Design frameMakerTop, start of the top module:
module frameMakerTop (samplePoint, reset, canRX, isError, isStuff, endOverload, BS_onoff, CRCtype, BRS_Stop, invalidBit, CRCcalc_on, CRCtime, ackValue, IDE, EDL, BRS, isRemote, size, frame, frameReady, isStart);
	input wire samplePoint, reset, canRX, isError, isStuff;
	output wire endOverload, BS_onoff, BRS_Stop, invalidBit, CRCcalc_on, CRCtime, ackValue, IDE, EDL, BRS, isRemote, frameReady, isStart;
	output wire [1:0] CRCtype;
	output wire [9:0] size;
	output wire [150:0] frame;
	wire isOverloadFromInterframe, RTR_SRR, RTR_r1;
	interFrameSpace ifs (samplePoint, reset, canRX, frameReady, endOverload, isOverloadFromInterframe, isStart);
	overload ov (samplePoint, reset, canRX, isOverloadFromInterframe, isError, endOverload);
	framecontroller fc (samplePoint, reset, canRX, isStart, isStuff, isError, BS_onoff, CRCtype, BRS_Stop, invalidBit, CRCcalc_on, CRCtime, ackValue, RTR_SRR, IDE, EDL, BRS, RTR_r1, frameReady);
	DatavsRemote dr (RTR_SRR, IDE, RTR_r1, isRemote);
  ...
For scale: ~1300 cells after synthesis, roughly 230 flip-flops.
Settings: LEC_CHECK=0, ABC_AREA=1, CAP_MARGIN=5, CORE_MARGIN=2, CORE_UTILIZATION=72, MAX_ROUTING_LAYER=met4, PLACE_DENSITY_LB_ADDON=0.25, SETUP_SLACK_MARGIN=0.44, SLEW_MARGIN=20; clock period 1.54 ns.
run.sh (not shown) runs the stock make flow with config.mk's settings and CLKGATE_MAP_FILE=.
The first run failed in global placement, error FLW-0024.
Edit:
- CAP_MARGIN: 5 -> 20
- CTS_CLUSTER_DIAMETER: unset -> 372
- MAX_ROUTING_LAYER: met4 -> unset
- PLACE_DENSITY: unset -> 0.4
- PLACE_DENSITY_LB_ADDON: 0.25 -> unset
- SETUP_SLACK_MARGIN: 0.44 -> unset
- clock period: 1.54 -> 4.34 ns (I/O delays scaled with it)
After rerunning: The changed run finished with timing, DRC and antenna clean; synthesized cell count stays the same; die area is unchanged; area after synthesis is unchanged.


Starting RTL as in the previous note.
Settings: LEC_CHECK=0, CAP_MARGIN=30, CORE_ASPECT_RATIO=1.06, CORE_MARGIN=9, CORE_UTILIZATION=38, CTS_CLUSTER_SIZE=55, GPL_TIMING_DRIVEN=0, MAX_ROUTING_LAYER=met4, MIN_ROUTING_LAYER=met2, PLACE_DENSITY_LB_ADDON=0.26, SLEW_MARGIN=20; clock period 2.77 ns.
Edit:
Settings changed: ABC_AREA set to 1, CAP_MARGIN 30 to 20, CORE_ASPECT_RATIO 1.06 to not set, CORE_MARGIN 9 to 2, CORE_UTILIZATION 38 to 54, CTS_CLUSTER_SIZE 55 to not set, GPL_TIMING_DRIVEN 0 to not set, MAX_ROUTING_LAYER met4 to not set, MIN_ROUTING_LAYER met2 to not set, PLACE_DENSITY_LB_ADDON 0.26 to not set.
Clock period 2.77 ns to 2.24 ns, I/O delays scaled along.
=> Power went up by 20%; clock-buffer cell count does not change; utilization went up by 20 points; cell area decreases by 3.0%; clock skew hardly moves; die area fell by 41%; synthesized area drops by 2.6%.
Edit:
Settings changed: CORE_UTILIZATION 54 to 66, CTS_CLUSTER_DIAMETER set to 192, CTS_CLUSTER_SIZE set to 72, HOLD_SLACK_MARGIN set to 0.3.
Clock period 2.24 ns to 1.67 ns, I/O delays scaled along.
Result:
- The changed run ended with an error in 5_1_grt (GRT-0116)
- die area shrinks by 18%
- synthesized area does not change
- synthesized cell count is unchanged
Edit:
Settings changed: CORE_UTILIZATION 66 to 40, CTS_CLUSTER_DIAMETER 192 to not set, CTS_CLUSTER_SIZE 72 to not set, HOLD_SLACK_MARGIN 0.3 to 0.07, MIN_ROUTING_LAYER set to met2.
Clock period 1.67 ns to 5.0 ns, I/O delays scaled along.
After rerunning:
- This time the run completed without violations
- die area is higher by 63%
- synthesized area does not change
- synthesized cell count stays the same
Edit:
Settings changed: CORE_ASPECT_RATIO set to 0.75, CORE_MARGIN 2 to 3, CORE_UTILIZATION 40 to 37, CTS_CLUSTER_DIAMETER set to 74, MAX_ROUTING_LAYER set to met4.
Clock period 5.0 ns to 1.79 ns, I/O delays scaled along.
Result:
- The changed run completed and failed the layout checks on setup timing
- critical path depth climbs by 2
- clock power came out higher by 150%
- cell count came out higher by 8.1%
- via count climbs by 7.3%
- sequential share of layout area drops by 3.4 points
- die area goes up by 11%
- setup slack gets worse by 2.3 ns
- synthesized area does not change
- power went up to 2.7 times its value
- first-iteration DRC count rises by 3.6%
- routed wire length went up by 14%
Edit:
Settings changed: CORE_ASPECT_RATIO 0.75 to not set, CORE_MARGIN 3 to 2, CORE_UTILIZATION 37 to 72, CTS_CLUSTER_DIAMETER 74 to not set, HOLD_SLACK_MARGIN 0.07 to not set, MAX_ROUTING_LAYER met4 to not set, MIN_ROUTING_LAYER met2 to not set.
Clock period 1.79 ns to 6.77 ns, I/O delays scaled along.
What happened: The changed run completed without violations; cell count falls by 16%; cell area falls by 13%; synthesized area is unchanged; die area falls by 49%; clock skew stays flat; first-iteration DRC count rises by 10%.
No activity file was given, so power comes from the tool's default toggle rates.
